run A:
## CONV
module  CONV(
  input                      clk,
  input                      reset,
  output logic               busy,	
  input                      ready,	
  output logic        [13:0] iaddr,
  input               [7:0]  idata,	
  output logic               ioe,
  output logic               wen_L0,
  output logic               oe_L0,
  output logic        [13:0] addr_L0,
  output logic        [11:0] w_data_L0,
  input               [11:0] r_data_L0,
  output logic               wen_L1,
  output logic               oe_L1,
  output logic        [11:0] addr_L1,
  output logic        [11:0] w_data_L1,
  input               [11:0] r_data_L1,
  output logic               oe_weight,
  output logic        [15:0] addr_weight,
  input  logic signed [7:0]  r_data_weight,
  output logic               wen_L2,
  output logic        [3:0]  addr_L2,
  output logic        [31:0] w_data_L2
  );
For scale: roughly 4000 flip-flops, ~170 I/O pins, ~0.13 mm2 of cells after synthesis.
clock: 7.24 ns
lec_check: 0
cap_margin: 20
core_margin: 2
core_utilization: 50
setup_slack_margin: 2.07
slew_margin: 20
run.sh (not shown) runs the stock make flow with config.mk's settings and CLKGATE_MAP_FILE=.
Run A: done, clean on timing, DRC and antenna
Setup changes, run A to run B
diff --git a/flow/config.mk b/flow/config.mk
--- a/flow/config.mk
+++ b/flow/config.mk
@@ -10,2 +10,4 @@
-export CORE_UTILIZATION = 50
-export SETUP_SLACK_MARGIN = 2.07
+export CORE_UTILIZATION = 72
+export CTS_CLUSTER_DIAMETER = 30
+export PLACE_DENSITY = 0.35
+export SETUP_SLACK_MARGIN = 1.41
==> flow/constraint.sdc <==
create_clock -name core_clock -period 5.49 [get_ports {clk}]
set_input_delay 1.0980 -clock core_clock [delete_from_list [all_inputs] [get_ports {clk}]]
set_output_delay 1.0980 -clock core_clock [all_outputs]
set_load 0.01 [all_outputs]
## What came out
Diff run A..run B | mean area per synthesized cell | unchanged
As far as post-synthesis cell count from yosys goes, run B and run A are indistinguishable; the numbers are identical.
Comparing run B and run A, the lower number of instances in the placed design is on run B.
Run B got as far as clock tree synthesis, where a tool error ended the run.
--- input diff run B..run C ---
diff --git a/flow/config.mk b/flow/config.mk
--- a/flow/config.mk
+++ b/flow/config.mk
@@ -11,3 +11,2 @@
-export CTS_CLUSTER_DIAMETER = 30
-export PLACE_DENSITY = 0.35
-export SETUP_SLACK_MARGIN = 1.41
+export PLACE_DENSITY_LB_ADDON = 0.2
+export SETUP_SLACK_MARGIN = 1.66
==> flow/constraint.sdc <==
create_clock -name core_clock -period 8.8 [get_ports {clk}]
set_input_delay 1.7600 -clock core_clock [delete_from_list [all_inputs] [get_ports {clk}]]
set_output_delay 1.7600 -clock core_clock [all_outputs]
set_load 0.01 [all_outputs]
Findings:
Run C: full flow OK, the timing, design-rule and antenna checks passed. In run C relative to run B, post-place instance area had gone down slightly. From run B to run C, height of the die did not move at all. On number of flops mapped to enable cells by yosys, run B and run C are neck and neck. Looking at final weighted congestion in routability-driven placement, run C sits 3.7% lower than run B does. Diff run C..run B | compound-cell area share of the yosys netlist | unchanged. From run B to run C, post-synthesis xor/xnor area fraction did not move at all. Run C vs. run B: number of placed instances with taps included shrank by about 1.3%, HPWL reported at the end of detailed placement saw an increase, Yosys chip area flat.
The following lists how run D was set up differently from run C:
diff --git a/flow/config.mk b/flow/config.mk
--- a/flow/config.mk
+++ b/flow/config.mk
@@ -7,0 +8 @@
+export ABC_AREA = 0
@@ -8,0 +10 @@
+export CELL_PAD_IN_SITES_DETAIL_PLACEMENT = 2
@@ -10,4 +12,6 @@
-export CORE_UTILIZATION = 72
-export PLACE_DENSITY_LB_ADDON = 0.2
-export SETUP_SLACK_MARGIN = 1.66
-export SLEW_MARGIN = 20
+export CORE_UTILIZATION = 65
+export CTS_CLUSTER_DIAMETER = 354
+export GPL_ROUTABILITY_DRIVEN = 1
+export PLACE_DENSITY_LB_ADDON = 0.1
+export SLEW_MARGIN = 10
+export TNS_END_PERCENT = 30
==> flow/constraint.sdc <==
create_clock -name core_clock -period 8.0 [get_ports {clk}]
set_input_delay 1.6000 -clock core_clock [delete_from_list [all_inputs] [get_ports {clk}]]
set_output_delay 1.6000 -clock core_clock [all_outputs]
set_load 0.01 [all_outputs]
Results
Among run C and run D, the run that stopped before the end is run D, and it is the only one.
The overall die height of run D is higher than that of run C.
What run C reported for die extent in x has to be multiplied by 1.05 to get the figure for run D.
Of run C and run D, the lower overall chip area belongs to run C.
Comparing starting density of the core for run C and run D, the smaller number came from run D.
From run C to run D the numbers moved as follows: area of the synthesized netlist per yosys stat about even, sequential fraction of the synthesis area about even, number of top-level pins about even.
Compared with run C, run D shows count of standard-cell rows higher by 8.
Modified inputs, run E compared to run D
diff --git a/flow/config.mk b/flow/config.mk
--- a/flow/config.mk
+++ b/flow/config.mk
@@ -10 +10 @@
-export CELL_PAD_IN_SITES_DETAIL_PLACEMENT = 2
+export CELL_PAD_IN_SITES_DETAIL_PLACEMENT = 1
@@ -12,2 +12,2 @@
-export CORE_UTILIZATION = 65
-export CTS_CLUSTER_DIAMETER = 354
+export CORE_UTILIZATION = 44
+export CTS_CLUSTER_DIAMETER = 351
@@ -16 +16 @@
-export SLEW_MARGIN = 10
+export SLEW_MARGIN = 20
==> comparison <==
Across run D and run E, a clean result was obtained everywhere but in run D.
Run D failed in detailed placement with DPL-0033.
Synthesized cell area: run E vs run D identical
Changes observed in run E relative to run D: final weighted congestion in routability-driven placement shrank by 0.079, gate count of the mapped netlist held steady.
When the final numbers for run E and run D were put side by side, the number of rows created at floorplan turned out to be greater in run E.
Die width (run E over run D): increase, about 21%
Changes observed in run E relative to run D: placeable core region shows an increase of 0.096 mm2; die size went up 47%.
